==> inputs of run R <==
// PWM_duty_cycle
module PWM_duty_cycle (
    input clk,            
    input rst,            
    input pwm_in,         
    output reg [7:0] duty_cycle   
);
==> flow/config.mk <==
export PLATFORM = sky130hd
export DESIGN_NAME = PWM_duty_cycle
export DESIGN_NICKNAME = PWM_duty_cycle
export VERILOG_FILES = /design/flow/design.v
export SDC_FILE = /design/flow/constraint.sdc
export NUM_CORES = 4
export LEC_CHECK = 0
export ABC_AREA = 1
export CAP_MARGIN = 20
export CORE_MARGIN = 2
export CORE_UTILIZATION = 72
export CTS_CLUSTER_DIAMETER = 255
export CTS_CLUSTER_SIZE = 100
export PLACE_DENSITY = 0.38
export SLEW_MARGIN = 20
export TNS_END_PERCENT = 10
==> flow/constraint.sdc <==
create_clock -name core_clock -period 65.2 [get_ports {clk}]
set_input_delay 13.0400 -clock core_clock [delete_from_list [all_inputs] [get_ports {clk}]]
set_output_delay 13.0400 -clock core_clock [all_outputs]
set_load 0.01 [all_outputs]
run.sh (not shown) runs the stock make flow with config.mk's settings and CLKGATE_MAP_FILE=.
==> run H: changes against run R <==
- ABC_AREA: 1 -> unset
- CORE_ASPECT_RATIO: unset -> 0.5
- CORE_UTILIZATION: 72 -> 32
- CTS_CLUSTER_DIAMETER: 255 -> 248
- CTS_CLUSTER_SIZE: 100 -> 10
- PLACE_DENSITY: 0.38 -> unset
- PLACE_DENSITY_LB_ADDON: unset -> 0.05
==> flow/constraint.sdc (replaced) <==
create_clock -name core_clock -period 110.0 [get_ports {clk}]
set_input_delay 22.0000 -clock core_clock [delete_from_list [all_inputs] [get_ports {clk}]]
set_output_delay 22.0000 -clock core_clock [all_outputs]
set_load 0.01 [all_outputs]
==> qor summary <==
metric                                                                   run H                     run R
Synthesized instance count                                                5606                      7125
Placed cell area                                                     41600 um2                 44700 um2
Post-synthesis cell type with the largest combined area  sky130_fd_sc_hd__ha_1  sky130_fd_sc_hd__nand2_1
Antenna diode count                                                          0                         1
First drt pass iteration count                                               6                        10
Post-CTS Setup Bufs                                                          0                        40
Global Route Usage Sum                                                   24.8%                     45.2%
Syn_area_per_cell                                                     7.14 um2                  5.94 um2
Arrival time at the worst endpoint                                   101.67 ns                  65.47 ns
Normalized max-slew margin                                               19.6%                     20.0%
Measured slew at the worst slew-check pin                              1.19 ns                   1.19 ns
Fraction of synthesized area in multiplexers                             4.75%                   0.0503%
Total via count after detailed routing                                   43074                     52069
Setup clock skew after layout                                        0.0169 ns                 0.0139 ns
Outcome                                               timing/DRC/antenna clean           failed layout checks
Violated checks                                                              -              setup timing
Worst setup path startpoint                                      high_count[9]             high_count[6]
Area share of xor/xnor cells in the synthesized design                   11.4%                     9.01%

* * *

==> job 5443: inputs <==
==> flow/design.v <==
module PWM_duty_cycle (
    input clk,            
    input rst,            
    input pwm_in,         
    output reg [7:0] duty_cycle   
);
    reg [15:0] high_count, total_count;   
    reg pwm_prev;        
    reg update_flag;     
    reg first_period;    
    always @(posedge clk or posedge rst) begin
        if (rst) begin
            high_count <= 0;
            total_count <= 0;
            duty_cycle <= 0;
            pwm_prev <= 0;
            update_flag <= 0;
            first_period <= 1;   
        end else begin
            total_count <= total_count + 1;
            if (pwm_in) high_count <= high_count + 1;
            if (pwm_prev && ~pwm_in) begin
                if (!first_period && total_count > 0) begin
                    duty_cycle <= (high_count * 100) / total_count;   
                end
                first_period <= 0;   
                high_count <= 0;
                total_count <= 0;
            end
            pwm_prev <= pwm_in;   
        end
    end
endmodule
==> flow/run.sh <==
#!/bin/bash
# the make line also repeats each setting of config.mk as NAME=value (left out here)
make -C /OpenROAD-flow-scripts/flow DESIGN_CONFIG=/design/flow/config.mk WORK_HOME=/design/flow/orfs CLKGATE_MAP_FILE= finish
==> flow/config.mk <==
export PLATFORM = sky130hd
export DESIGN_NAME = PWM_duty_cycle
export DESIGN_NICKNAME = PWM_duty_cycle
export VERILOG_FILES = /design/flow/design.v
export SDC_FILE = /design/flow/constraint.sdc
export NUM_CORES = 4
export LEC_CHECK = 0
export ABC_AREA = 1
export CAP_MARGIN = 20
export CORE_MARGIN = 2
export CORE_UTILIZATION = 72
export CTS_CLUSTER_DIAMETER = 371
export CTS_CLUSTER_SIZE = 100
export PLACE_DENSITY = 0.43
export SLEW_MARGIN = 20
export TNS_END_PERCENT = 10
==> flow/constraint.sdc <==
create_clock -name core_clock -period 50.0 [get_ports {clk}]
set_input_delay 10.0000 -clock core_clock [delete_from_list [all_inputs] [get_ports {clk}]]
set_output_delay 10.0000 -clock core_clock [all_outputs]
set_load 0.01 [all_outputs]
==> inputs of job 5616, as changes to job 5443 <==
==> flow/config.mk (replaced) <==
export PLATFORM = sky130hd
export DESIGN_NAME = PWM_duty_cycle
export DESIGN_NICKNAME = PWM_duty_cycle
export VERILOG_FILES = /design/flow/design.v
export SDC_FILE = /design/flow/constraint.sdc
export NUM_CORES = 4
export LEC_CHECK = 0
export CAP_MARGIN = 20
export CORE_MARGIN = 2
export CORE_UTILIZATION = 65
export MAX_ROUTING_LAYER = met4
export SLEW_MARGIN = 20
==> flow/constraint.sdc (replaced) <==
create_clock -name core_clock -period 84.0 [get_ports {clk}]
set_input_delay 16.8000 -clock core_clock [delete_from_list [all_inputs] [get_ports {clk}]]
set_output_delay 16.8000 -clock core_clock [all_outputs]
set_load 0.01 [all_outputs]
==> comparison table <==
| quantity | job 5443 | job 5616 |
|---|---|---|
| Total Die Area | 60,700 sq um | 63,600 sq um |
| Fraction of the mapped netlist area in adder cells | 13.8% | 14.6% |
| Core region area | 57,900 sq um | 60,600 sq um |
| Distinct cell type count after synthesis | 87 | 192 |
| Compound Share, Synth | 16.2% | 32.5% |
| Top cell type by instance count after synthesis | sky130_fd_sc_hd__nand2_1 | sky130_fd_sc_hd__nor2_1 |
| Horizontal extent of the die | 246 um | 252 um |
| Cell accounting for the most synthesized area | sky130_fd_sc_hd__nand2_1 | sky130_fd_sc_hd__ha_1 |
| MUX area fraction | 0.0503% | 4.75% |
| Weighted congestion reported at the end of routability-driven placement | 1.08 | 1.14 |
| Net count after synthesis | 7,588 | 6,069 |
| Post-synthesis cell area | 42,300 sq um | 40,000 sq um |
| Sequential-to-total area share from yosys stat | 2.49% | 2.63% |
| Cell count in the Yosys report | 7,125 | 5,606 |
| Syn avg cell area | 5.94 sq um | 7.14 sq um |
| Outcome | did not finish | finished with violations |
| Stage where the flow stopped | detailed placement (3_5_place_dp) | - |
| Violated checks | - | negative setup slack |
| Chip area line of the yosys report | 42,300 sq um | 40,000 sq um |
| Share of the synthesized netlist area taken by xor and xnor gates | 9.01% | 11.4% |
| Simple-gate share of the synthesized area | 46.4% | 29.0% |
| DIE HEIGHT | 246 um | 252 um |

* * *

==> exp/nickel <==
RTL: the design.v shown in full above, as it stands there.
Settings: LEC_CHECK=0, ABC_AREA=1, CAP_MARGIN=15, CELL_PAD_IN_SITES_DETAIL_PLACEMENT=2, CELL_PAD_IN_SITES_GLOBAL_PLACEMENT=0, CORE_ASPECT_RATIO=0.5, CORE_MARGIN=2, CORE_UTILIZATION=40, CTS_CLUSTER_DIAMETER=160, GPL_ROUTABILITY_DRIVEN=0, HOLD_SLACK_MARGIN=-0.05, MAX_ROUTING_LAYER=met4, PLACE_DENSITY_LB_ADDON=0.24, SETUP_SLACK_MARGIN=5.0, SLEW_MARGIN=20; clock period 154.0 ns.
==> exp/raven: changes against exp/nickel <==
==> flow/config.mk (replaced) <==
export PLATFORM = sky130hd
export DESIGN_NAME = PWM_duty_cycle
export DESIGN_NICKNAME = PWM_duty_cycle
export VERILOG_FILES = /design/flow/design.v
export SDC_FILE = /design/flow/constraint.sdc
export NUM_CORES = 4
export LEC_CHECK = 0
export CAP_MARGIN = 20
export CELL_PAD_IN_SITES_DETAIL_PLACEMENT = 0
export CELL_PAD_IN_SITES_GLOBAL_PLACEMENT = 0
export CORE_MARGIN = 2
export CORE_UTILIZATION = 72
export CTS_CLUSTER_SIZE = 43
export MAX_ROUTING_LAYER = met4
export MIN_ROUTING_LAYER = met1
export PLACE_DENSITY = 0.67
export SETUP_SLACK_MARGIN = 0.82
export SLEW_MARGIN = 20
==> flow/constraint.sdc (replaced) <==
create_clock -name core_clock -period 86.4 [get_ports {clk}]
set_input_delay 17.2800 -clock core_clock [delete_from_list [all_inputs] [get_ports {clk}]]
set_output_delay 17.2800 -clock core_clock [all_outputs]
set_load 0.01 [all_outputs]
==> comparison table <==
Outcome: exp/raven complete, but fails checks; exp/nickel did not finish
Stage where the flow stopped: exp/raven -; exp/nickel global routing (5_1_grt)
Layout check failures: exp/raven capacitance limit, slew limit, setup timing; exp/nickel -
Summed instance area of the synthesized netlist: exp/raven 0.0400 mm^2; exp/nickel 0.0423 mm^2
Sequential fraction of the synthesis area: exp/raven 2.63%; exp/nickel 2.49%
MUX area fraction: exp/raven 4.75%; exp/nickel 0.0503%
Full die area: exp/raven 0.0575 mm^2; exp/nickel 0.109 mm^2
Biggest area consumer among synthesized cells: exp/raven sky130_fd_sc_hd__ha_1; exp/nickel sky130_fd_sc_hd__nand2_1
Synth top area share: exp/raven 14.0%; exp/nickel 14.7%
Post-synthesis cell type with the largest instance count: exp/raven sky130_fd_sc_hd__nor2_1; exp/nickel sky130_fd_sc_hd__nand2_1
Mean cell area of the mapped netlist: exp/raven 7.14 um^2; exp/nickel 5.94 um^2
Post-place setup slack: exp/raven -4420 ps; exp/nickel 50350 ps
Placeable core region: exp/raven 0.0551 mm^2; exp/nickel 0.105 mm^2
Basic-gate share of the synthesized area counting and, or, nand and nor cells: exp/raven 29.0%; exp/nickel 46.4%
Half-perimeter wire length after placement: exp/raven 111000 um; exp/nickel 287000 um
Instance tally after logic synthesis: exp/raven 5606; exp/nickel 7125
Number of standard-cell rows in the floorplan: exp/raven 86; exp/nickel 84
Die X-Extent: exp/raven 240 um; exp/nickel 464 um
Die Ht: exp/raven 240 um; exp/nickel 234 um
Yosys cell count: exp/raven 5606; exp/nickel 7125
Area share of and-or/or-and cells after synthesis: exp/raven 32.5%; exp/nickel 16.2%
Cell area after placement: exp/raven 0.0438 mm^2; exp/nickel 0.0432 mm^2
DP Cell Count: exp/raven 6574; exp/nickel 8478
